== run 1 ==
Design top, start of the top module:
module top(
    clk,
    rst_n,
    ifm0,
    ifm1,
    ifm2,
    ifm0_en,
    ifm1_en,
    ifm2_en,
    w0,
    w1,
    w2,
    w0_en,
    w1_en,
    w2_en,
    obf0_rd_en,
    obf1_rd_en,
    obf2_rd_en,
    obf0_empty,
    obf1_empty,
    obf2_empty,
    obf0_full,
    obf1_full,
    obf2_full,
    obf0_err,
    obf1_err,
    obf2_err,
    obf0_out,
    obf1_out,
    obf2_out
);
make LEC_CHECK=0 CAP_MARGIN=20 CELL_PAD_IN_SITES_DETAIL_PLACEMENT=1 CELL_PAD_IN_SITES_GLOBAL_PLACEMENT=3 CORE_MARGIN=2 CORE_UTILIZATION=63 CTS_CLUSTER_SIZE=19 GPL_ROUTABILITY_DRIVEN=0 HOLD_SLACK_MARGIN=-0.04 MIN_ROUTING_LAYER=met2 PLACE_DENSITY_LB_ADDON=0.16 SLEW_MARGIN=40 TNS_END_PERCENT=90 finish   # period 5.0 ns
run.sh (not shown) runs the stock make flow with config.mk's settings and CLKGATE_MAP_FILE=.
Run 1 never completed; the flow aborted with a tool error in global placement without I/O.
Here is what was changed in the inputs of run 2 compared with run 1.
- CTS_CLUSTER_DIAMETER now 252, previously not set
- HOLD_SLACK_MARGIN no longer set, was -0.04
- GPL_ROUTABILITY_DRIVEN no longer set, was 0
- PLACE_DENSITY_LB_ADDON no longer set, was 0.16
- TNS_END_PERCENT no longer set, was 90
- ABC_AREA now 0, previously not set
- CELL_PAD_IN_SITES_DETAIL_PLACEMENT no longer set, was 1
- MIN_ROUTING_LAYER now met1, was met2
- CTS_CLUSTER_SIZE no longer set, was 19
- PLACE_DENSITY now 0.65, previously not set
- SLEW_MARGIN now 20, was 40
- CORE_UTILIZATION now 17, was 63
- SETUP_SLACK_MARGIN now -0.5, previously not set
- the clock period (ns, I/O delays scaled along) now 8.24, was 5.0
### Flow results
Run 1 terminated abnormally: global placement without I/O reported FLW-0024. Run 2: no failed stages, no open violations at the end. Sequential fraction of the synthesis area came out exactly the same in run 1 and run 2. Taking run 1 as the reference, in run 2 register bit count reported by yosys was more or less identical; async set-reset flop share out of synthesis was more or less identical. Effective utilization at floorplan ended up 46 points lower on run 2 than on run 1. In run 2 the die width turned out about 90% higher than in run 1. Going from run 1 to run 2, the die area was enlarged.

---

Starting RTL as in the previous note.
clock: 5.0 ns
lec_check: 0
abc_area: 1
cap_margin: 20
core_margin: 2
core_utilization: 47
max_routing_layer: met4
place_density: 0.6
slew_margin: 20
tns_end_percent: 80
The first run completed with no timing, DRC or antenna violations.
==> next run, changes <==
- ABC_AREA: 1 -> not set
- CORE_UTILIZATION: 47 -> 30
- MAX_ROUTING_LAYER: met4 -> not set
- TNS_END_PERCENT: 80 -> not set
- clock period: 5.0 -> 5.75 ns (I/O delays scaled with it)
After rerunning:
- clock-buffer cell count went up by 3
- critical path depth rose by 1
- die size rose by 46%
- hold slack is better by 0.17 ns
- final cell count came out lower by 11%
- wire length decreases by 4.7%
- clock power decreases by 13%
- core utilization drops by 18 points
- register-to-register slack gains 0.36 ns
- worst setup slack improved by 0.36 ns
==> next run, changes <==
- CORE_UTILIZATION: 30 -> 40
- SETUP_SLACK_MARGIN: not set -> 0.88
- clock period: 5.75 -> 4.79 ns (I/O delays scaled with it)
=>
- The new run ran to the end with no violations
- non-clock buffer count is higher by 323
- core utilization is higher by 14 points
- setup slack got worse by 0.54 ns
- first-iteration DRC count is lower by 11%
- global-route usage is higher by 5.6 points
- sequential share of layout area is lower by 1.8 points
- power is higher by 43%
- design area is higher by 5.7%
- clock power is higher by 18%
- final cell count is lower by 4.6%
- synthesized area is unchanged

---

## the previous run
top again, from the RTL that the note above started with.
clock: 4.01 ns
lec_check: 0
cap_margin: 20
core_margin: 2
core_utilization: 72
place_density_lb_addon: 0.01
slew_margin: 20
tns_end_percent: 85
The previous run completed end to end; final checks failed (negative setup slack).
### the previous run -> the current run
# the previous run
export LEC_CHECK = 0
export CAP_MARGIN = 20
export CORE_MARGIN = 2
export CORE_UTILIZATION = 72
export PLACE_DENSITY_LB_ADDON = 0.01
export SLEW_MARGIN = 20
export TNS_END_PERCENT = 85
create_clock -name core_clock -period 4.01 [get_ports {clk}]
# the current run
export LEC_CHECK = 0
export ABC_AREA = 0
export CAP_MARGIN = 20
export CELL_PAD_IN_SITES_DETAIL_PLACEMENT = 0
export CORE_MARGIN = 2
export CORE_UTILIZATION = 72
export CTS_CLUSTER_SIZE = 69
export HOLD_SLACK_MARGIN = 0.07
export PLACE_DENSITY = 0.79
export SETUP_SLACK_MARGIN = -0.19
export SLEW_MARGIN = 20
export TNS_END_PERCENT = 100
create_clock -name core_clock -period 3.6 [get_ports {clk}]
[summary]
Nothing crashed in the current run and all stages finished; the problem is that the final layout failed, the offending checks being negative setup slack.
Re ratio of final minimum period to clock period: the current run is 17 points up on the previous run.
In the current run, the count of buffers added by post-CTS timing repair for setup came out 14 above the value in the previous run.
Taking the previous run as the reference, in the current run placed instance area went up 0.0012 sq mm, achievable frequency moved down.
Summary of the current run over the previous run: post-CTS clock slew at the launch and capture registers of the worst setup and hold paths closely matched the old numbers; cell area after layout +0.0016 sq mm.

---

Setup of build 69:
top again, from the RTL that the note above started with.
clock: 5.0 ns
lec_check: 0
abc_area: 1
cap_margin: 10
core_aspect_ratio: 1.24
core_margin: 2
core_utilization: 47
cts_cluster_diameter: 56
gpl_routability_driven: 1
gpl_timing_driven: 0
max_routing_layer: met4
min_routing_layer: met2
place_density: 0.6
setup_slack_margin: 1.46
slew_margin: 10
tns_end_percent: 80
Modified inputs, build 94 compared to build 69
-- flow/config.mk --
<<< build 69, line 9
export CAP_MARGIN = 10
export CORE_ASPECT_RATIO = 1.24
>>> build 94, line 9
export CAP_MARGIN = 20
<<< build 69, line 14
export GPL_ROUTABILITY_DRIVEN = 1
>>> build 94, line 13
export GPL_ROUTABILITY_DRIVEN = 0
<<< build 69, line 17
export MIN_ROUTING_LAYER = met2
>>> build 94, line 16
<<< build 69, line 19
export SETUP_SLACK_MARGIN = 1.46
export SLEW_MARGIN = 10
>>> build 94, line 17
export SLEW_MARGIN = 20
Findings:
Build 94 vs build 69 — sequential share of layout area rose 2.9 points.
Build 94 vs build 69 on final instance area: build 94 is the lower one.
Diff build 69 -> build 94 | first-pass GRT wire length | down by a few percent
Lower aggregate routed wire length was reported by build 94, not build 69.
Summary — largest net degree at the start of global routing, build 94 relative to build 69: lower, by 1.
Sort build 69 and build 94 by non-clock buffer count, ascending, and build 94 comes first.
Relative to build 94, the following input files were edited for build 47:
==> flow/config.mk <==
export PLATFORM = sky130hd
export DESIGN_NAME = top
export DESIGN_NICKNAME = top
export VERILOG_FILES = /design/flow/design.v
export SDC_FILE = /design/flow/constraint.sdc
export NUM_CORES = 4
export LEC_CHECK = 0
export ABC_AREA = 0
export CAP_MARGIN = 20
export CELL_PAD_IN_SITES_DETAIL_PLACEMENT = 0
export CORE_MARGIN = 2
export CORE_UTILIZATION = 60
export CTS_CLUSTER_SIZE = 69
export HOLD_SLACK_MARGIN = 0.07
export SETUP_SLACK_MARGIN = 0.26
export SLEW_MARGIN = 20
export TNS_END_PERCENT = 20
==> flow/constraint.sdc <==
create_clock -name core_clock -period 3.57 [get_ports {clk}]
set_input_delay 0.7140 -clock core_clock [delete_from_list [all_inputs] [get_ports {clk}]]
set_output_delay 0.7140 -clock core_clock [all_outputs]
set_load 0.01 [all_outputs]
[summary]
- Build 47 finished all stages; layout check result: FAIL, due to setup timing.
- Comparing build 94 and build 47, the lower met2 routing resource usage after global routing was measured on build 94.
- Summary of build 47 over build 94: combinational power share up 3.8 points; wire length down 4.0%; final critical path time including I/O delays and setup down 320 ps; number of cells in the finished layout apart from fillers down 2155; die size down about 26%.
- [build 47 vs build 94] met1 track demand over resource: higher in build 47
- Re number of core rows: build 94 and build 47 aren't equal, and the higher value belongs to build 94.
- Looking at clock power share, build 47 sits 2.6 points lower than build 94 does.
- Comparing build 94 and build 47, number of clock buffers inserted by TritonCTS is higher on build 94.

---

Starting RTL as in the previous note.
make LEC_CHECK=0 ABC_AREA=0 CAP_MARGIN=10 CORE_MARGIN=2 CORE_UTILIZATION=47 CTS_CLUSTER_DIAMETER=56 GPL_ROUTABILITY_DRIVEN=1 GPL_TIMING_DRIVEN=0 MAX_ROUTING_LAYER=met4 MIN_ROUTING_LAYER=met1 PLACE_DENSITY=0.6 SETUP_SLACK_MARGIN=1.46 SLEW_MARGIN=20 TNS_END_PERCENT=80 finish   # period 5.0 ns
Change:
Settings changed: CELL_PAD_IN_SITES_DETAIL_PLACEMENT set to 0, CORE_UTILIZATION 47 to 72, CTS_CLUSTER_DIAMETER 56 to unset, CTS_CLUSTER_SIZE set to 69, GPL_ROUTABILITY_DRIVEN 1 to unset, GPL_TIMING_DRIVEN 0 to unset, HOLD_SLACK_MARGIN set to 0.07, MAX_ROUTING_LAYER met4 to unset, MIN_ROUTING_LAYER met1 to unset, PLACE_DENSITY 0.6 to unset, SETUP_SLACK_MARGIN 1.46 to 0.26, TNS_END_PERCENT 80 to 90.
Clock period 5.0 ns to 4.08 ns, I/O delays scaled along.
This time the run finished but fails on negative setup slack.
Final area went down by 0.55%.
Synthesized area stays the same.
Clock-buffer cell count shrinks by 45.
Global-route usage rose by 12 points.
Non-clock buffer count climbs by 123.
Setup slack is worse by 0.89 ns.
Total power rose by about 30%.
Via count is higher by 6.2%.
Wire length is about the same.
Change:
Settings changed: ABC_AREA 0 to 1, CAP_MARGIN 10 to 20, CORE_UTILIZATION 72 to 57, TNS_END_PERCENT 90 to 20.
Clock period 4.08 ns to 2.88 ns, I/O delays scaled along.
Effect:
- The changed run ran to the end with violations: negative setup slack
- area after synthesis climbs by a few percent
- final cell count climbs by a quarter to a third
- non-clock buffer count drops by 14
- design area climbs by a few percent
- worst hold slack degrades by 0.20 ns
Change:
Settings changed: ABC_AREA 1 to unset, CELL_PAD_IN_SITES_DETAIL_PLACEMENT 0 to unset, CORE_UTILIZATION 57 to 69, CTS_CLUSTER_SIZE 69 to unset, HOLD_SLACK_MARGIN 0.07 to -0.1, PLACE_DENSITY set to 0.6, SETUP_SLACK_MARGIN 0.26 to unset, TNS_END_PERCENT 20 to unset.
Clock period 2.88 ns to 4.1 ns, I/O delays scaled along.
Effect:
- Now the flow ran to the end with violations: negative hold slack, negative setup slack
- fmax shrinks by 12%
- non-clock buffer count falls by 21
- design area decreases by 6.9%
- final cell count shrinks by 23%
- routed wire length went down by 4.6%
- core utilization came out higher by 14 points
- die size is lower by 22%
- via count goes down by 7.1%
- power came out lower by 40%
- synthesized area falls by 6.4%
Change:
Settings changed: ABC_AREA set to 0, CELL_PAD_IN_SITES_DETAIL_PLACEMENT set to 0, CORE_UTILIZATION 69 to 72, CTS_CLUSTER_DIAMETER set to 29, CTS_CLUSTER_SIZE set to 69, HOLD_SLACK_MARGIN -0.1 to 0.07, PLACE_DENSITY 0.6 to 0.79, SETUP_SLACK_MARGIN set to 0.88, TNS_END_PERCENT set to 20.
Clock period 4.1 ns to 3.41 ns, I/O delays scaled along.
=> The new run died in 5_1_grt. Die size fell by 4.1%. Synthesized cell count does not change. Synthesized area is unchanged.

---

top again, from the RTL that the note above started with.
## top
module top(
    clk,
    rst_n,
    ifm0,
    ifm1,
    ifm2,
    ifm0_en,
    ifm1_en,
    ifm2_en,
    w0,
    w1,
    w2,
    w0_en,
    w1_en,
    w2_en,
    obf0_rd_en,
    obf1_rd_en,
    obf2_rd_en,
    obf0_empty,
    obf1_empty,
    obf2_empty,
    obf0_full,
    obf1_full,
    obf2_full,
    obf0_err,
    obf1_err,
    obf2_err,
    obf0_out,
    obf1_out,
    obf2_out
);
parameter DATA_WIDTH=8;
input clk,rst_n;
input ifm0_en,ifm1_en,ifm2_en;
input w0_en,w1_en,w2_en;
input [DATA_WIDTH-1:0] ifm0,ifm1,ifm2;
input [DATA_WIDTH-1:0] w0,w1,w2;
input obf0_rd_en,obf1_rd_en,obf2_rd_en;
output obf0_empty,obf1_empty,obf2_empty;
output obf0_full,obf1_full,obf2_full;
output obf0_err,obf1_err,obf2_err;
output [2*DATA_WIDTH-1:0] obf0_out,obf1_out,obf2_out;
wire [DATA_WIDTH-1:0] ifm0_l0,ifm0_l1,ifm0_l2;
wire ifm0_en0,ifm0_en1,ifm0_en2;
input_bus ifm_bus0(
    .clk(clk),
    .rst_n(rst_n),
    .data(ifm0),
    .en(ifm0_en),             
    .data_l0(ifm0_l0),
    .data_l1(ifm0_l1),
    .data_l2(ifm0_l2),
    .en_l0(ifm0_en0),
    .en_l1(ifm0_en1),
    .en_l2(ifm0_en2)
);
wire [DATA_WIDTH-1:0] ifm1_l0,ifm1_l1,ifm1_l2;
wire ifm1_en0,ifm1_en1,ifm1_en2;
input_bus ifm_bus1(
    .clk(clk),
    .rst_n(rst_n),
    .data(ifm1),
    .en(ifm1_en),             
    .data_l0(ifm1_l0),
    .data_l1(ifm1_l1),
    .data_l2(ifm1_l2),
    .en_l0(ifm1_en0),
    .en_l1(ifm1_en1),
    .en_l2(ifm1_en2)
);
wire [DATA_WIDTH-1:0] ifm2_l0,ifm2_l1,ifm2_l2;
wire ifm2_en0,ifm2_en1,ifm2_en2;
input_bus ifm_bus2(
    .clk(clk),
    .rst_n(rst_n),
    .data(ifm2),
  ...
clock: 5.0 ns
lec_check: 0
cap_margin: 20
cell_pad_in_sites_global_placement: 3
core_margin: 2
core_utilization: 63
cts_cluster_size: 38
gpl_routability_driven: 0
hold_slack_margin: 0.23
min_routing_layer: met2
place_density: 0.72
slew_margin: 30
tns_end_percent: 90
The baseline never finished: it broke off in global placement without I/O with GPL-0301.
Change:
- CELL_PAD_IN_SITES_GLOBAL_PLACEMENT: 3 -> unset
- CORE_UTILIZATION: 63 -> 70
- CTS_CLUSTER_SIZE: 38 -> 42
- GPL_ROUTABILITY_DRIVEN: 0 -> unset
- HOLD_SLACK_MARGIN: 0.23 -> unset
- MIN_ROUTING_LAYER: met2 -> unset
- PLACE_DENSITY: 0.72 -> unset
- SETUP_SLACK_MARGIN: unset -> -0.25
- SLEW_MARGIN: 30 -> 20
- TNS_END_PERCENT: 90 -> unset
- clock period: 5.0 -> 3.72 ns (I/O delays scaled with it)
=> Now the flow completed, yet does not pass: negative setup slack; area after synthesis stays the same; die area went down by 9.9%; synthesized cell count does not change.
Power is estimated from default activity; no workload was simulated.
